==> try-ember <==
==> flow/design.v <==
module rtcClkDivider (
	input sys_clk,
	input rst,
	output tick_500Hz,  
	output tick_5s      
);
reg [10:0]counter1;
reg [128:0] counter2;
parameter KEYCHANGE_PERIOD = 5 ;   
localparam [128:0] ctrl = KEYCHANGE_PERIOD*10;
always @(posedge sys_clk) begin
	if (rst) begin
		counter1 <= 0;
		counter2 <= 0;
	end
	else begin
		if (counter1==999) begin
			counter1 <=counter1+1;
		end
		else if (counter1==1999) begin
			counter1 <=0;
		end
		else begin
			counter1<=counter1+1;
		end
		if (counter2==(ctrl/2-1)) begin
			counter2 <=counter2+1;
		end
		else if (counter2==(ctrl-1)) begin
			counter2 <=0;
		end
		else begin
			counter2 <=counter2+1;
		end
	end
end
assign tick_500Hz = !rst && (counter1==999) ;
assign tick_5s = !rst && (counter2==(ctrl/2-1)) ;
endmodule
module timekeeper (
	input clk,     
	input rst,
	input en,
	output[15:0] cur_time	
);
reg [15:0] ct;
always @(posedge clk) begin
	if (rst) begin
		ct <= 0;
	end
	else if (en) begin
		if (ct==16'b1111111111111111) begin
			ct<=0;
		end
		else begin
			ct<=ct+1;
		end
	end
end
assign cur_time =ct ;
endmodule
module hasher (
	input clk,     
	input rst,
	input en,
	input [15:0] cur_time,
	input [15:0] student_id,
	output [15:0] cur_hash	
);
reg [31:0] prev_hash;
reg [15:0] curhash;
always @(*) begin
	prev_hash=cur_hash;
	prev_hash=(cur_time^student_id)-prev_hash;
	prev_hash=prev_hash*prev_hash;
	prev_hash=prev_hash>>8;
	prev_hash=prev_hash & 16'b1111111111111111;
end
always @(posedge clk) begin
	if (rst) begin
		curhash <= 0;
	end
	else if (en) begin
		curhash <= prev_hash[15:0];
	end
end
assign cur_hash = curhash ;
endmodule
module buttonFsm (
	input clk,
	input rst,
	input en,
	input button,    
	output stateful_button
);
reg sb;
reg [1:0] state;
always @(posedge clk) begin
	if (rst) begin
		state <= 0;
	end
	else if (en) begin
	case(state)
	0:
	begin
		if (button) begin
			state <=3;
		end
		else begin
			state <=0;	
		end	
	end
	1:
	begin
		if (button) begin
			state <=2;
		end
		else begin
			state <=1;	
		end	
	end
	2:
	begin
		if (button) begin
			state <=2;
		end
		else begin
			state <=0;	
		end	
	end
	3:
	begin
		if (button) begin
			state <=3;
		end
		else begin
			state <=1;	
		end	
	end
	default: begin
	end
	endcase
	end
end
always @(state or button) begin
	sb=0;
	case(state)
	0:
	begin
		if (button) begin
			sb=1;
		end
		else begin
			sb=0;	
		end	
	end
	1:
	begin
		if (button) begin
			sb=0;
		end
		else begin
			sb=1;	
		end	
	end
	2:
	begin
		if (button) begin
			sb=0;
		end
		else begin
			sb=0;
		end	
	end
	3:
	begin
		if (button) begin
			sb=1;
		end
		else begin
			sb=1;
		end	
	end
	default:
	 begin
	end
	endcase
end
assign stateful_button = sb ;
endmodule
module b16toBCD (
	input [15:0] to_display,
	input enable,
	output [3:0] D5,	
	output [3:0] D4,	
	output [3:0] D3,	
	output [3:0] D2,	
	output [3:0] D1	
);
	reg [15:0] temp;
	reg [3:0] t5;	
	reg [3:0] t4;
	reg [3:0] t3;
	reg [3:0] t2;
	reg [3:0] t1;
	always @(enable or to_display) begin
		temp = to_display ;
		if (enable==0) begin
			t5 = 4'b1111 ;
			t4 = 4'b1111 ;
			t3 = 4'b1111 ;
			t2 = 4'b1111 ;
			t1 = 4'b1111 ;
		end	
		else begin
			t1 = temp % 10 ;
			temp =temp/10 ;
			t2 = temp % 10 ;
			temp =temp/10 ;
			t3 = temp % 10 ;
			temp =temp/10 ;
			t4 = temp % 10 ;
			temp =temp/10 ;
			t5 = temp % 10 ;
		end
	end
	assign D5 =t5 ;
	assign D4 = t4 ;
	assign D3 = t3 ;
	assign D2 =  t2;
	assign D1 = t1 ;
endmodule
module top (
	input sysclk,     
	input rst,        
	input button_in,
	input [15:0] student_id,
	output[3:0] D5_out,	
	output[3:0] D4_out,	
	output[3:0] D3_out,	
	output[3:0] D2_out,	
	output[3:0] D1_out		
);
wire tick500;
wire tick5s;
wire [15:0] curtime;
wire [15:0] curhash;
wire disp;
rtcClkDivider clkd(
	.sys_clk(sysclk),    
	.rst(rst),
	.tick_500Hz(tick500), 
	.tick_5s(tick5s)
	);
timekeeper timekep(
	.clk(sysclk),    
	.rst(rst),
	.en(tick5s),
	.cur_time(curtime)	
	);
hasher hs(
	.clk(sysclk),  
	.rst(rst),
	.en(tick5s),
	.cur_time(curtime),
	.student_id(student_id),
	.cur_hash(curhash)	
	);
buttonFsm button(
	.clk(sysclk),
	.rst(rst),
	.en(tick500),
	.button(button_in),    
	.stateful_button(disp)
	);
b16toBCD display(
	.to_display(curhash),
	.enable(disp),
	.D5(D5_out),	
	.D4(D4_out),
	.D3(D3_out),
	.D2(D2_out),
	.D1(D1_out)
	);
endmodule
==> flow/run.sh <==
#!/bin/bash
# the make line also repeats each setting of config.mk as NAME=value (left out here)
make -C /OpenROAD-flow-scripts/flow DESIGN_CONFIG=/design/flow/config.mk WORK_HOME=/design/flow/orfs CLKGATE_MAP_FILE= finish
==> flow/config.mk <==
export PLATFORM = sky130hd
export DESIGN_NAME = top
export DESIGN_NICKNAME = top
export VERILOG_FILES = /design/flow/design.v
export SDC_FILE = /design/flow/constraint.sdc
export NUM_CORES = 4
export LEC_CHECK = 0
export ABC_AREA = 1
export CAP_MARGIN = 20
export CORE_MARGIN = 2
export CORE_UTILIZATION = 71
export CTS_CLUSTER_SIZE = 15
export HOLD_SLACK_MARGIN = -0.07
export PLACE_DENSITY = 0.77
export SLEW_MARGIN = 20
==> flow/constraint.sdc <==
create_clock -name core_clock -period 12.7 [get_ports {sysclk}]
set_input_delay 2.5400 -clock core_clock [delete_from_list [all_inputs] [get_ports {sysclk}]]
set_output_delay 2.5400 -clock core_clock [all_outputs]
set_load 0.01 [all_outputs]
==> try-sierra: changes against try-ember <==
Settings changed: ABC_AREA 1 to not set, CTS_CLUSTER_SIZE 15 to not set, HOLD_SLACK_MARGIN -0.07 to not set, PLACE_DENSITY 0.77 to not set.
==> flow/constraint.sdc (replaced) <==
create_clock -name core_clock -period 12.3 [get_ports {sysclk}]
set_input_delay 2.4600 -clock core_clock [delete_from_list [all_inputs] [get_ports {sysclk}]]
set_output_delay 2.4600 -clock core_clock [all_outputs]
set_load 0.01 [all_outputs]
==> try-garnet: changes against try-ember <==
Settings changed: CORE_UTILIZATION 71 to 55, CTS_CLUSTER_SIZE 15 to not set, HOLD_SLACK_MARGIN -0.07 to not set, PLACE_DENSITY 0.77 to not set.
==> flow/constraint.sdc (replaced) <==
create_clock -name core_clock -period 15.4 [get_ports {sysclk}]
set_input_delay 3.0800 -clock core_clock [delete_from_list [all_inputs] [get_ports {sysclk}]]
set_output_delay 3.0800 -clock core_clock [all_outputs]
set_load 0.01 [all_outputs]
==> summary of the runs <==
- In try-sierra the sequential share of layout area is lower than in try-garnet, by 0.63 points.
- Of try-garnet and try-sierra, try-garnet has the higher worst setup slack (gap 600 ps).
- try-sierra finished but failed the layout checks on negative setup slack. try-garnet finished but failed the layout checks on negative setup slack. try-ember stopped in global routing (5_1_grt) with GRT-0232.
- Clock power: try-garnet is smaller than try-sierra (about 8%).
- In try-sierra the count of clock-buffer cells in the layout is higher than in try-garnet, by 2.
No activity file was given, so power comes from the tool's default toggle rates.
